Setup of v12:
// cnm_top
module cnm_top (
    input  logic               clk,
    input  logic               rst,
    input  logic               in_valid,
    input  logic signed [7:0]  rea,
    input  logic signed [7:0]  ima,
    input  logic signed [7:0]  req,
    input  logic signed [7:0]  imq,
    output logic               out_valid,
    output logic signed [15:0] rep,
    output logic signed [15:0] imp
);
export LEC_CHECK = 0
export ABC_AREA = 1
export CAP_MARGIN = 20
export CORE_MARGIN = 2
export CORE_UTILIZATION = 17
export CTS_CLUSTER_DIAMETER = 181
export CTS_CLUSTER_SIZE = 31
export GPL_TIMING_DRIVEN = 0
export PLACE_DENSITY_LB_ADDON = 0.16
export SLEW_MARGIN = 35
export TNS_END_PERCENT = 80
create_clock -name core_clock -period 7.0 [get_ports {clk}]
run.sh (not shown) runs the stock make flow with config.mk's settings and CLKGATE_MAP_FILE=.
diff inputs: v12 => v36
==> flow/config.mk <==
export PLATFORM = sky130hd
export DESIGN_NAME = cnm_top
export DESIGN_NICKNAME = cnm_top
export VERILOG_FILES = /design/flow/design.v
export SDC_FILE = /design/flow/constraint.sdc
export NUM_CORES = 4
export LEC_CHECK = 0
export CAP_MARGIN = 20
export CORE_MARGIN = 2
export CORE_UTILIZATION = 40
export CTS_CLUSTER_SIZE = 84
export SETUP_SLACK_MARGIN = 0.07
export SLEW_MARGIN = 20
==> results <==
- Clock skew: v12 vs v36, no meaningful difference
- Going from v12 to v36, pin count of the biggest net entering global routing moved up; synthesized cell count moved down; wire length moved down.
- v12 → v36: synthesized area -0.0011 sq mm, wire length on met1 -about 30%, area growth from synthesis to layout +0.27 points.
### v36 -> v5
diff --git a/flow/config.mk b/flow/config.mk
--- a/flow/config.mk
+++ b/flow/config.mk
@@ -7,0 +8 @@
+export ABC_AREA = 1
@@ -8,0 +10 @@
+export CORE_ASPECT_RATIO = 1.84
@@ -10,3 +12,4 @@
-export CORE_UTILIZATION = 40
-export CTS_CLUSTER_SIZE = 84
-export SETUP_SLACK_MARGIN = 0.07
+export CORE_UTILIZATION = 66
+export CTS_CLUSTER_DIAMETER = 203
+export CTS_CLUSTER_SIZE = 100
+export PLACE_DENSITY = 0.87
@@ -13,0 +17 @@
+export TNS_END_PERCENT = 20
### Flow results
Routed length per instance down about 4.5% in v5 wrt v36
v5 -> v36: worst-skew pair later-pin latency flat
Number of buffers outside the clock class in the layout (higher): v36
Vias: v5 above v36
Lower met1 layer usage reported by global route was reported by v36, not v5.
In v5, the global-route wire length before repair came out 9.4% above the value in v36.
Changes observed in v5 relative to v36: worst-case setup margin in the final layout grew by 14 ps; pin slew with the least headroom to its limit shrank by 49 ps.
Setup changes, v5 to v7
diff --git a/flow/config.mk b/flow/config.mk
--- a/flow/config.mk
+++ b/flow/config.mk
@@ -10 +9,0 @@
-export CORE_ASPECT_RATIO = 1.84
@@ -13,3 +12,2 @@
-export CTS_CLUSTER_DIAMETER = 203
-export CTS_CLUSTER_SIZE = 100
-export PLACE_DENSITY = 0.87
+export CTS_CLUSTER_DIAMETER = 41
+export CTS_CLUSTER_SIZE = 71
@@ -17 +14,0 @@
-export TNS_END_PERCENT = 20
==> flow/constraint.sdc <==
create_clock -name core_clock -period 6.54 [get_ports {clk}]
set_input_delay 1.3080 -clock core_clock [delete_from_list [all_inputs] [get_ports {clk}]]
set_output_delay 1.3080 -clock core_clock [all_outputs]
set_load 0.01 [all_outputs]
## What came out
- Global-route total usage across every layer: v7 < v5
- The fraction of area in registers of v7 falls short of that of v5 by 0.52 points.
- Wire length after detailed routing (v7 / v5): 1.06
- For the setup slack, v7 came in 180 ps lower than v5 did.
- Comparing number of buffers outside the clock class in the layout for v5 and v7, the smaller number came from v5.
- Row hold slack: v7 higher / v5 lower
- For sum of met3 wire segment lengths after detailed routing, dividing the value from v7 by the value from v5 gives 1.3.
- Sort v5 and v7 by global-route wire length before repair desc -> top: v5

========
garnet:
Starting RTL as in the previous note.
clock: 4.54 ns
lec_check: 0
abc_area: 1
cap_margin: 0
cell_pad_in_sites_detail_placement: 0
core_aspect_ratio: 0.5
core_margin: 7
core_utilization: 43
cts_cluster_diameter: 170
cts_cluster_size: 99
gpl_timing_driven: 0
hold_slack_margin: -0.08
place_density_lb_addon: 0.01
slew_margin: 40
tns_end_percent: 20
garnet finished all stages; layout check result: FAIL, due to setup timing.
diff inputs: garnet => zinc
- clearing GPL_TIMING_DRIVEN, which used to be 0
- swapping 40 for 20 in SLEW_MARGIN
- clearing PLACE_DENSITY_LB_ADDON, which used to be 0.01
- clearing CTS_CLUSTER_SIZE, which used to be 99
- clearing TNS_END_PERCENT, which used to be 20
- clearing CELL_PAD_IN_SITES_DETAIL_PLACEMENT, which used to be 0
- swapping 0 for 20 in CAP_MARGIN
- clearing CTS_CLUSTER_DIAMETER, which used to be 170
- clearing HOLD_SLACK_MARGIN, which used to be -0.08
- clearing CORE_ASPECT_RATIO, which used to be 0.5
- swapping 43 for 62 in CORE_UTILIZATION
- swapping 7 for 2 in CORE_MARGIN
- swapping 4.54 for 7.94 in the clock period (ns, I/O delays scaled along)
==> results <==
Among garnet and zinc, a clean, completed layout was produced by zinc alone. The die outline area in zinc sits 14,000 um2 below the value recorded for garnet. zinc ended up with rea_r[0]$_DFF_P_ as its source of the critical timing path; garnet ended up with req_r[0]$_DFF_P_. Of garnet and zinc, zinc shows the higher core utilization, with garnet below it. The final reports for zinc and garnet show wire length lower in the former. The first-iteration DRC count of zinc was inferior to that of garnet.
What violet does differently from zinc at the input level:
- putting CTS_CLUSTER_DIAMETER at 41 where nothing was set
- putting PLACE_DENSITY_LB_ADDON at 0.26 where nothing was set
- putting CTS_CLUSTER_SIZE at 71 where nothing was set
- putting SETUP_SLACK_MARGIN at 1.89 where nothing was set
- swapping 62 for 72 in CORE_UTILIZATION
- swapping 7.94 for 6.54 in the clock period (ns, I/O delays scaled along)
Notes after the runs:
Run status, violet: aborted in global routing, error DPL-0038. Of zinc and violet, the run reporting the higher floorplan utilization was violet. Summary of the comparison: weighted congestion reported at the end of routability-driven placement is higher in violet, relative to zinc. Compared with zinc, in violet placed cell area +1000 um2, placeable core area -14%, chip footprint -about 14%, quantity of gates resized following cts +223, post-synth design cell area ~0 delta. Higher post-place setup slack goes to zinc over violet. The higher die span in x came out of zinc.
What harbor does differently from violet at the input level:
- CTS_CLUSTER_SIZE now 100, was 71
- SETUP_SLACK_MARGIN no longer set, was 1.89
- CTS_CLUSTER_DIAMETER now 203, was 41
- PLACE_DENSITY_LB_ADDON no longer set, was 0.26
- CORE_ASPECT_RATIO now 1.84, previously not set
- CORE_UTILIZATION now 66, was 72
- the clock period (ns, I/O delays scaled along) now 7.0, was 6.54
### Flow results
- Of harbor and violet, the lower post-cts resize count belongs to harbor.
- harbor: full flow OK, the timing, DRC and antenna checks passed
- Number of buffers on the longest clock path of harbor is on par with violet.
- Diff violet -> harbor: standard cell core area rose about 9%, synthesis area per yosys about even, number of placement rows rose 21.
- Detailed placement HPWL: harbor < violet
- harbor reports a lower cell area after placement than violet does.
The following lists how nickel was set up differently from harbor:
- a deleted CTS_CLUSTER_SIZE that had been 100
- a deleted CORE_ASPECT_RATIO that had been 1.84
- a deleted ABC_AREA that had been 1
- a deleted CTS_CLUSTER_DIAMETER that had been 203
- a change of CORE_UTILIZATION from 66 to 40
- a change of the clock period (ns, I/O delays scaled along) from 7.0 to 6.85
==> comparison <==
Every stage of the flow completed for nickel, and the final layout passed the timing, DRC and antenna checks. harbor finished end to end and its layout was clean on timing, DRC and antenna. Summary — data arrival time of the critical path, nickel relative to harbor: lower, by 0.08 ns. harbor → nickel: fraction of area in clock buffers and inverters essentially unchanged, aggregate routed wire length lower, net count after synthesis saw a decrease, non-clock buffer count higher, first-pass GRT wire length shrank by 6.8%. Share of the clock period used by the worst path: nickel vs harbor up 1.8 points. nickel reports a higher area growth from synthesis to layout than harbor does. Lower worst slew margin relative to its limit among nickel and harbor: nickel.

========
Starting RTL as in the previous note.
Settings: LEC_CHECK=0, CAP_MARGIN=20, CORE_MARGIN=2, CORE_UTILIZATION=72, CTS_CLUSTER_DIAMETER=354, CTS_CLUSTER_SIZE=27, MAX_ROUTING_LAYER=met4, PLACE_DENSITY_LB_ADDON=0.21, SETUP_SLACK_MARGIN=0.51, SLEW_MARGIN=20; clock period 2.11 ns.
The baseline ended with an error in detailed placement (3_5_place_dp) with DPL-0038.
Change:
SETUP_SLACK_MARGIN = 0.61   (was 0.51)
SLEW_MARGIN = 40   (was 20)
Effect: The new run died in detailed placement (3_5_place_dp) with DPL-0038; area after synthesis stays the same; synthesized cell count stays the same; die size stays the same.
Change:
CORE_UTILIZATION = 66   (was 72)
CTS_CLUSTER_DIAMETER = 41   (was 354)
CTS_CLUSTER_SIZE = default   (was 27)
MAX_ROUTING_LAYER = default   (was met4)
PLACE_DENSITY_LB_ADDON = default   (was 0.21)
SETUP_SLACK_MARGIN = default   (was 0.61)
SLEW_MARGIN = 20   (was 40)
clock period = 6.54 ns   (was 2.11 ns; I/O delays follow)
Effect: With this change the flow finished but failed the layout checks on setup timing; die area came out higher by a little under a tenth; synthesized cell count stays the same; synthesized area is unchanged.

========
cnm_top again, from the RTL that the note above started with.
Settings: LEC_CHECK=0, ABC_AREA=1, CAP_MARGIN=20, CORE_MARGIN=2, CORE_UTILIZATION=66, CTS_CLUSTER_DIAMETER=228, CTS_CLUSTER_SIZE=22, SETUP_SLACK_MARGIN=0.05, SLEW_MARGIN=20; clock period 7.24 ns.
The first run finished with timing, DRC and antenna clean.
Rerun with:
CORE_UTILIZATION = 62   (was 66)
CTS_CLUSTER_DIAMETER = 373   (was 228)
CTS_CLUSTER_SIZE = 99   (was 22)
SETUP_SLACK_MARGIN = not set   (was 0.05)
clock period = 6.23 ns   (was 7.24 ns; I/O delays follow)
After rerunning: This time the run completed and failed the layout checks on negative setup slack; cell count climbs by a few percent; wire length rises by roughly a tenth; first-iteration DRC count came out higher by a little under a tenth; global-route usage shrinks by 0.34 points; register-to-register slack loses 0.60 ns; worst setup slack is worse by 0.60 ns; cell area came out higher by about a fifth; utilization grows by 4.8 points.
Rerun with:
ABC_AREA = not set   (was 1)
CORE_UTILIZATION = 45   (was 62)
CTS_CLUSTER_DIAMETER = not set   (was 373)
CTS_CLUSTER_SIZE = not set   (was 99)
clock period = 6.85 ns   (was 6.23 ns; I/O delays follow)
Effect: The new run went through all stages and came out clean. Sequential share of layout area is higher by 0.27 points. Setup slack gets better by 0.24 ns. Register-to-register slack gets better by 0.24 ns. Core utilization is lower by 18 points.
